== build 55 ==
==> flow/design.v (excerpt) <==
module isc_cpu_top
(
     clk_i
    ,rst_i
    ,rst_rom_i
    ,mode_sel_i
    ,en_w_rom_i
    ,w_rom_addr_i
    ,w_rom_data_i
    ,instruction_i
    ,reg_watcher_o
    ,pc_o
    ,wb_en_o
    ,wb_addr_1_o
    ,wb_data_1_o
    ,wb_addr_2_o
    ,wb_data_2_o
);
Size: ~10,000 cells after synthesis, about 1,600 flip-flops.
clock: 30.9 ns
lec_check: 0
abc_area: 1
cap_margin: 30
core_margin: 8
core_utilization: 40
cts_cluster_diameter: 59
cts_cluster_size: 58
min_routing_layer: met1
place_density: 0.6
setup_slack_margin: -2.0
slew_margin: 35
run.sh (not shown) runs the stock make flow with config.mk's settings and CLKGATE_MAP_FILE=.
Relative to build 55, the following input files were edited for build 80:
==> flow/config.mk <==
export PLATFORM = sky130hd
export DESIGN_NAME = isc_cpu_top
export DESIGN_NICKNAME = isc_cpu_top
export VERILOG_FILES = /design/flow/design.v
export SDC_FILE = /design/flow/constraint.sdc
export NUM_CORES = 4
export LEC_CHECK = 0
export CAP_MARGIN = 20
export CORE_MARGIN = 2
export CORE_UTILIZATION = 62
export CTS_CLUSTER_DIAMETER = 262
export PLACE_DENSITY = 0.6
export SLEW_MARGIN = 20
==> flow/constraint.sdc <==
create_clock -name core_clock -period 13.8 [get_ports {clk_i}]
set_input_delay 2.7600 -clock core_clock [delete_from_list [all_inputs] [get_ports {clk_i}]]
set_output_delay 2.7600 -clock core_clock [all_outputs]
set_load 0.01 [all_outputs]
==> results <==
- Complete run, failing final checks: build 80, reason setup timing.
- The cell with the largest stage delay on the worst path comes out or4_4 in one run and o31ai_1 in the other, namely in build 80 and build 55 respectively.
- Build 80 vs build 55 — wire length per cell rose about 23%.
- Relative to build 55, met3 wire length has gone up in build 80.
- For die span in y, dividing the value from build 80 by the value from build 55 gives 0.79.
- Going from build 55 to build 80, gate count of the mapped netlist fell 2,333; reg2reg setup slack decreased 11.79 ns.
- Sort build 80 and build 55 by part of the cycle the worst path needs, ascending, and build 55 comes first.
Here is what was changed in the inputs of build 54 compared with build 80.
-- flow/config.mk --
<<< build 80, line 10
export CORE_UTILIZATION = 62
export CTS_CLUSTER_DIAMETER = 262
export PLACE_DENSITY = 0.6
>>> build 54, line 10
export CORE_UTILIZATION = 72
export HOLD_SLACK_MARGIN = -0.09
export PLACE_DENSITY = 0.66
export SETUP_SLACK_MARGIN = 2.7
<<< build 80, line 14
>>> build 54, line 15
export TNS_END_PERCENT = 5
==> flow/constraint.sdc <==
create_clock -name core_clock -period 19.4 [get_ports {clk_i}]
set_input_delay 3.8800 -clock core_clock [delete_from_list [all_inputs] [get_ports {clk_i}]]
set_output_delay 3.8800 -clock core_clock [all_outputs]
set_load 0.01 [all_outputs]
--- outcome ---
- Flow for build 54 halted at 5_1_grt, error code GRT-0228.
- Sum of net half-perimeters after detailed placement (lower): build 80
- Side by side, die outline height turned out lower in build 54 than in build 80.
- Re final estimated routing congestion in global placement: build 54 is 0.059 down on build 80.
- Build 80 -> build 54: net count after synthesis delta 0, exact match
- Yosys synthesis chip area: build 54 vs build 80 identical
- As far as proportion of register bits with asynchronous set or reset after synthesis is concerned, build 54 and build 80 perform about the same.
- From build 54 to build 80, number of buffers inserted by hold repair at cts did not move at all.
- Floorplan utilization for build 54: 10 points up relative to build 80

---

Setup of job 101:
isc_cpu_top again, from the RTL that the note above started with.
Settings: LEC_CHECK=0, ABC_AREA=1, CAP_MARGIN=0, CELL_PAD_IN_SITES_GLOBAL_PLACEMENT=0, CORE_MARGIN=2, CORE_UTILIZATION=72, CTS_CLUSTER_DIAMETER=274, CTS_CLUSTER_SIZE=62, MAX_ROUTING_LAYER=met4, MIN_ROUTING_LAYER=met1, PLACE_DENSITY_LB_ADDON=0.04, SETUP_SLACK_MARGIN=3.21, SLEW_MARGIN=20; clock period 20.0 ns.
Stage in which a tool error killed job 101: 5_1_grt.
### job 101 -> job 102
Settings: swapping 0 for 20 in CAP_MARGIN; clearing CELL_PAD_IN_SITES_GLOBAL_PLACEMENT, which used to be 0; clearing SETUP_SLACK_MARGIN, which used to be 3.21; clearing MIN_ROUTING_LAYER, which used to be met1; clearing PLACE_DENSITY_LB_ADDON, which used to be 0.04; swapping 72 for 62 in CORE_UTILIZATION; clearing ABC_AREA, which used to be 1; clearing MAX_ROUTING_LAYER, which used to be met4; clearing CTS_CLUSTER_SIZE, which used to be 62; clearing CTS_CLUSTER_DIAMETER, which used to be 274; putting PLACE_DENSITY at 0.6 where nothing was set; swapping 20.0 for 34.3 in the clock period (ns, I/O delays scaled along).
Notes after the runs:
Job 102 reached the end of the flow, and the finished layout is clean on the timing, DRC and antenna checks.
Job 102 ended with less placed wire-length estimate than job 101.
Between job 101 and job 102, the post-synthesis share of cell area spent on full adders, half adders and majority gates does not differ in any meaningful way.
Number of nets produced by synthesis of job 102 falls short of that of job 101 by more than 10%.
Job 102 against job 101: distinct cell type count after synthesis grew by 21; cell area after technology mapping climbed 2.4%; standard-cell row count up about 9%.
Of job 101 and job 102, the run reporting the higher cell count in the Yosys report was job 101.
Job 102 — placed instance count 20% lower, job 101 as reference
Against job 101, job 102 comes in 13 points higher on multiplexer fraction of the synthesized cell area.
Lower number of buffers created by CTS among job 101 and job 102: job 101
Summary — Yosys chip area, job 102 relative to job 101: higher, by about 2.4%.

---

the reference run:
Starting RTL as in the previous note.
clock: 24.9 ns
lec_check: 0
cap_margin: 20
cell_pad_in_sites_detail_placement: 2
cell_pad_in_sites_global_placement: 0
core_margin: 4
core_utilization: 69
cts_cluster_diameter: 239
cts_cluster_size: 44
gpl_routability_driven: 1
gpl_timing_driven: 1
max_routing_layer: met5
place_density_lb_addon: 0.11
slew_margin: 25
tns_end_percent: 15
Stage in which a tool error killed the reference run: detailed placement.
diff inputs: the reference run => the trial run
==> flow/config.mk <==
export PLATFORM = sky130hd
export DESIGN_NAME = isc_cpu_top
export DESIGN_NICKNAME = isc_cpu_top
export VERILOG_FILES = /design/flow/design.v
export SDC_FILE = /design/flow/constraint.sdc
export NUM_CORES = 4
export LEC_CHECK = 0
export CAP_MARGIN = 20
export CORE_MARGIN = 2
export CORE_UTILIZATION = 58
export SETUP_SLACK_MARGIN = 5.0
export SLEW_MARGIN = 20
==> flow/constraint.sdc <==
create_clock -name core_clock -period 22.5 [get_ports {clk_i}]
set_input_delay 4.5000 -clock core_clock [delete_from_list [all_inputs] [get_ports {clk_i}]]
set_output_delay 4.5000 -clock core_clock [all_outputs]
set_load 0.01 [all_outputs]
### Flow results
- As far as netlist area before placement goes, the trial run and the reference run are indistinguishable; the numbers are identical.
- Placement row count: higher on the trial run
- Comparing the reference run against the trial run, there is no change at all in synthesis-stage register bit count.
- Of the runs the trial run and the reference run, none of them finished clean.
- NOTE area inside the core boundary the reference run->the trial run increased by more than 10%
- The trial run against the reference run: post-synthesis cell count ~0 delta; starting density of the core went down.
- From the trial run to the reference run, mean area per synthesized cell did not move at all.
- For total cell area reported by yosys after synthesis, the reference run and the trial run come out practically identical.
- Between the trial run and the reference run, it is the trial run whose vertical die dimension is higher, by about 8%.
- Die area for the trial run: 16% up relative to the reference run
- Comparing the trial run against the reference run, there is no change at all in area share of xor/xnor cells in the synthesized design.

---

Setup of job 6831:
Starting RTL as in the previous note.
==> flow/config.mk <==
export PLATFORM = sky130hd
export DESIGN_NAME = isc_cpu_top
export DESIGN_NICKNAME = isc_cpu_top
export VERILOG_FILES = /design/flow/design.v
export SDC_FILE = /design/flow/constraint.sdc
export NUM_CORES = 4
export LEC_CHECK = 0
export CAP_MARGIN = 20
export CORE_MARGIN = 2
export CORE_UTILIZATION = 72
export CTS_CLUSTER_SIZE = 45
export HOLD_SLACK_MARGIN = -0.09
export MAX_ROUTING_LAYER = met4
export PLACE_DENSITY = 0.66
export SETUP_SLACK_MARGIN = 5.0
export SLEW_MARGIN = 20
export TNS_END_PERCENT = 5
==> flow/constraint.sdc <==
create_clock -name core_clock -period 19.1 [get_ports {clk_i}]
set_input_delay 3.8200 -clock core_clock [delete_from_list [all_inputs] [get_ports {clk_i}]]
set_output_delay 3.8200 -clock core_clock [all_outputs]
set_load 0.01 [all_outputs]
Job 6831 ran in full, but the layout does not pass; the checks complain about setup timing.
Setup changes, job 6831 to job 9833
==> flow/config.mk <==
export PLATFORM = sky130hd
export DESIGN_NAME = isc_cpu_top
export DESIGN_NICKNAME = isc_cpu_top
export VERILOG_FILES = /design/flow/design.v
export SDC_FILE = /design/flow/constraint.sdc
export NUM_CORES = 4
export LEC_CHECK = 0
export ABC_AREA = 1
export CAP_MARGIN = 20
export CORE_MARGIN = 2
export CORE_UTILIZATION = 72
export CTS_CLUSTER_SIZE = 64
export HOLD_SLACK_MARGIN = -0.1
export MAX_ROUTING_LAYER = met4
export PLACE_DENSITY = 0.66
export SLEW_MARGIN = 20
export TNS_END_PERCENT = 5
==> flow/constraint.sdc <==
create_clock -name core_clock -period 20.3 [get_ports {clk_i}]
set_input_delay 4.0600 -clock core_clock [delete_from_list [all_inputs] [get_ports {clk_i}]]
set_output_delay 4.0600 -clock core_clock [all_outputs]
set_load 0.01 [all_outputs]
[summary]
- The final report for job 9833 shows a completed flow and a layout that fails verification, specifically setup timing.
- Looking at startpoint of the worst setup timing path, the register.r_reg_data_1_o[3] result is from job 9833; the register.r_reg_data_1_o[5] one comes from job 6831.
- On job 9833: synthesized area divided by synthesized cell count is 25% lower than what job 6831 gave.
- Sequential portion of the cell area for job 9833: 0.69 points up relative to job 6831
- Compared to job 6831, the routing of job 9833 uses less wire.
- Diff job 9833..job 6831 | maximum level of the CTS H-tree | unchanged
- Die: job 9833 smaller than job 6831
- Compared with job 6831, job 9833 shows post-placement cell area lower by about 2.6%.
Modified inputs, job 6672 compared to job 9833
==> flow/config.mk <==
export PLATFORM = sky130hd
export DESIGN_NAME = isc_cpu_top
export DESIGN_NICKNAME = isc_cpu_top
export VERILOG_FILES = /design/flow/design.v
export SDC_FILE = /design/flow/constraint.sdc
export NUM_CORES = 4
export LEC_CHECK = 0
export CAP_MARGIN = 20
export CORE_MARGIN = 2
export CORE_UTILIZATION = 40
export PLACE_DENSITY = 0.6
export SLEW_MARGIN = 20
==> flow/constraint.sdc <==
create_clock -name core_clock -period 40.0 [get_ports {clk_i}]
set_input_delay 8.0000 -clock core_clock [delete_from_list [all_inputs] [get_ports {clk_i}]]
set_output_delay 8.0000 -clock core_clock [all_outputs]
set_load 0.01 [all_outputs]
## What came out
- Complete run, failing final checks: job 9833, reason setup timing.
- The final layout from job 6672, which completed every stage, passed the timing, DRC and antenna checks at the end of the flow.
- On number of well-tap cells placed, the lower figure sits with job 9833, not job 6672.
- For the final critical-path share of the clock period, job 6672 came in 32 points lower than job 9833 did.
- Wire length on met1, job 6672 vs job 9833: up by more than 10%
- [job 6672 vs job 9833] number of fill cells in the layout: higher in job 6672
- Compared with job 9833, in job 6672 post-layout minimum cycle time increased by 9.91 ns relative to the old numbers, wire length decreased 9.7%.
- Relative to job 9833, met2 routed wirelength has gone down in job 6672.
- Job 6672: met3 layer wire length in the routed design is 56% lower than what job 9833 reported.
- Cmp job 9833 and job 6672 / unique cell type count in the Yosys netlist / higher: job 6672
- Logic gate fraction of the total cell area: job 6672 vs job 9833 up 3.6 points
diff inputs: job 6672 => job 9355
==> flow/config.mk <==
export PLATFORM = sky130hd
export DESIGN_NAME = isc_cpu_top
export DESIGN_NICKNAME = isc_cpu_top
export VERILOG_FILES = /design/flow/design.v
export SDC_FILE = /design/flow/constraint.sdc
export NUM_CORES = 4
export LEC_CHECK = 0
export ABC_AREA = 1
export CAP_MARGIN = 10
export CORE_MARGIN = 2
export CORE_UTILIZATION = 72
export PLACE_DENSITY = 0.6
export SETUP_SLACK_MARGIN = -1.82
export SLEW_MARGIN = 20
export TNS_END_PERCENT = 5
==> flow/constraint.sdc <==
create_clock -name core_clock -period 19.2 [get_ports {clk_i}]
set_input_delay 3.8400 -clock core_clock [delete_from_list [all_inputs] [get_ports {clk_i}]]
set_output_delay 3.8400 -clock core_clock [all_outputs]
set_load 0.01 [all_outputs]
==> comparison <==
Job 9355 against job 6672: total core area now smaller; number of placed I/O pins comparable; yosys cell count now larger; post-synthesis share of cell area spent on and, or, nand and nor gates now larger. Per the comparison of job 9355 with job 6672, synthesized area went down 2.3%; synthesized cell count went up about 30%; and-or/or-and share of the synthesized area increased 6.1 points. Diff job 9355 and job 6672: half-perimeter wire length after placement higher in job 9355. The remaining runs in job 6672 and job 9355 completed every stage, whereas job 9355 halted early.
diff inputs: job 9355 => job 7547
==> flow/config.mk <==
export PLATFORM = sky130hd
export DESIGN_NAME = isc_cpu_top
export DESIGN_NICKNAME = isc_cpu_top
export VERILOG_FILES = /design/flow/design.v
export SDC_FILE = /design/flow/constraint.sdc
export NUM_CORES = 4
export LEC_CHECK = 0
export CAP_MARGIN = 20
export CORE_MARGIN = 2
export CORE_UTILIZATION = 59
export PLACE_DENSITY = 0.6
export SLEW_MARGIN = 20
Results
The flow ran to completion for all of job 9355 and job 7547 but job 9355, which stopped partway.
Job 9355 did not make it past global routing (5_1_grt), where a tool error ended it.
Relative to job 9355, the average cell area after synthesis measured on job 7547 has increased by more than a quarter.
[diff] area after synthesis, job 7547 relative to job 9355: regression
Changes observed in job 7547 relative to job 9355: worst slack after detailed placement decreased by 2.24 ns relative to the old numbers; post-synthesis simple-gate area fraction decreased by 2.1 points relative to the old numbers.
Inputs modified between job 7547 and job 2063:
-- flow/config.mk --
<<< job 7547, line 8
export CAP_MARGIN = 20
export CORE_MARGIN = 2
export CORE_UTILIZATION = 59
export PLACE_DENSITY = 0.6
export SLEW_MARGIN = 20
>>> job 2063, line 8
export CAP_MARGIN = 20
export CORE_MARGIN = 2
export CORE_UTILIZATION = 72
export CTS_CLUSTER_DIAMETER = 26
export CTS_CLUSTER_SIZE = 49
export PLACE_DENSITY = 0.64
export SETUP_SLACK_MARGIN = 4.56
export SLEW_MARGIN = 20
==> flow/constraint.sdc <==
create_clock -name core_clock -period 19.9 [get_ports {clk_i}]
set_input_delay 3.9800 -clock core_clock [delete_from_list [all_inputs] [get_ports {clk_i}]]
set_output_delay 3.9800 -clock core_clock [all_outputs]
set_load 0.01 [all_outputs]
Findings:
- The log for job 2063 ends in global routing (5_1_grt) with error ODB-0269, so the run never completed.
- Summary of the comparison: global placer's final weighted congestion is higher in job 2063, relative to job 7547.
- Job 2063: count of buffers added by post-CTS timing repair for setup 9 below job 7547
- Register bit count reported by yosys: job 2063 vs job 7547 identical
- Job 2063 vs. job 7547: core box area dropped about 18%; area of the die dropped 0.029 mm^2; cell count after placement dropped 405.

---

Starting RTL as in the previous note.
Settings: LEC_CHECK=0, ABC_AREA=1, CAP_MARGIN=0, CELL_PAD_IN_SITES_GLOBAL_PLACEMENT=0, CORE_MARGIN=2, CORE_UTILIZATION=71, CTS_CLUSTER_DIAMETER=274, CTS_CLUSTER_SIZE=63, MAX_ROUTING_LAYER=met4, MIN_ROUTING_LAYER=met1, PLACE_DENSITY_LB_ADDON=0.04, SETUP_SLACK_MARGIN=3.21, SLEW_MARGIN=20, TNS_END_PERCENT=5; clock period 23.6 ns.
The baseline died in global routing on GRT-0232.
Edit:
- ABC_AREA: 1 -> default
- CAP_MARGIN: 0 -> 20
- CELL_PAD_IN_SITES_GLOBAL_PLACEMENT: 0 -> default
- CORE_UTILIZATION: 71 -> 72
- CTS_CLUSTER_DIAMETER: 274 -> default
- CTS_CLUSTER_SIZE: 63 -> default
- HOLD_SLACK_MARGIN: default -> -0.09
- MAX_ROUTING_LAYER: met4 -> default
- MIN_ROUTING_LAYER: met1 -> default
- PLACE_DENSITY: default -> 0.66
- PLACE_DENSITY_LB_ADDON: 0.04 -> default
- SETUP_SLACK_MARGIN: 3.21 -> default
- clock period: 23.6 -> 20.7 ns (I/O delays scaled with it)
Outcome:
- With this change the flow finished but fails on setup timing
- area after synthesis came out higher by 2.4%
- synthesized cell count came out lower by 23%
- die area came out higher by 0.92%
Edit:
- CORE_UTILIZATION: 72 -> 40
- HOLD_SLACK_MARGIN: -0.09 -> default
- PLACE_DENSITY: 0.66 -> 0.6
- TNS_END_PERCENT: 5 -> default
- clock period: 20.7 -> 49.9 ns (I/O delays scaled with it)
This time the run finished with timing, DRC and antenna clean.
Die size rises by 79%.
Design area falls by 2.5%.
Register-to-register slack is better by 20 ns.
Via count falls by 12%.
Wire length falls by 6.0%.
Setup slack is better by 20 ns.
Edit:
- CORE_UTILIZATION: 40 -> 72
- MAX_ROUTING_LAYER: default -> met4
- SETUP_SLACK_MARGIN: default -> 5.0
- TNS_END_PERCENT: default -> 5
- clock period: 49.9 -> 19.1 ns (I/O delays scaled with it)
=> With this change the flow finished but fails on setup timing; wire length grows by about a fifth; first-iteration DRC count grows by well over a third; synthesized cell count stays the same; worst setup slack degrades by 22 ns.
Edit:
- CORE_UTILIZATION: 72 -> 10
- MAX_ROUTING_LAYER: met4 -> default
- SETUP_SLACK_MARGIN: 5.0 -> default
- TNS_END_PERCENT: 5 -> default
- clock period: 19.1 -> 42.9 ns (I/O delays scaled with it)
Now the flow finished with timing, DRC and antenna clean; routed wire length drops by a few percent; non-clock buffer count drops by 524; via count drops by about a fifth.
Edit:
- CORE_UTILIZATION: 10 -> 72
- CTS_CLUSTER_DIAMETER: default -> 262
- CTS_CLUSTER_SIZE: default -> 14
- PLACE_DENSITY: 0.6 -> default
- PLACE_DENSITY_LB_ADDON: default -> 0.19
- SETUP_SLACK_MARGIN: default -> 1.4
- clock period: 42.9 -> 9.13 ns (I/O delays scaled with it)
Outcome:
- The new run reached the layout checks and failed them: setup timing
- area after synthesis stays the same
- die area drops by well over a third
- wire length grows by a few percent
- worst hold slack improved by 0.039 ns
- clock-buffer cell count is lower by 24
- global-route usage grows by 45 points
- setup slack is worse by 24 ns
- via count is higher by about a fifth
- register-to-register slack got worse by 24 ns
- sequential share of layout area increases by 3.6 points
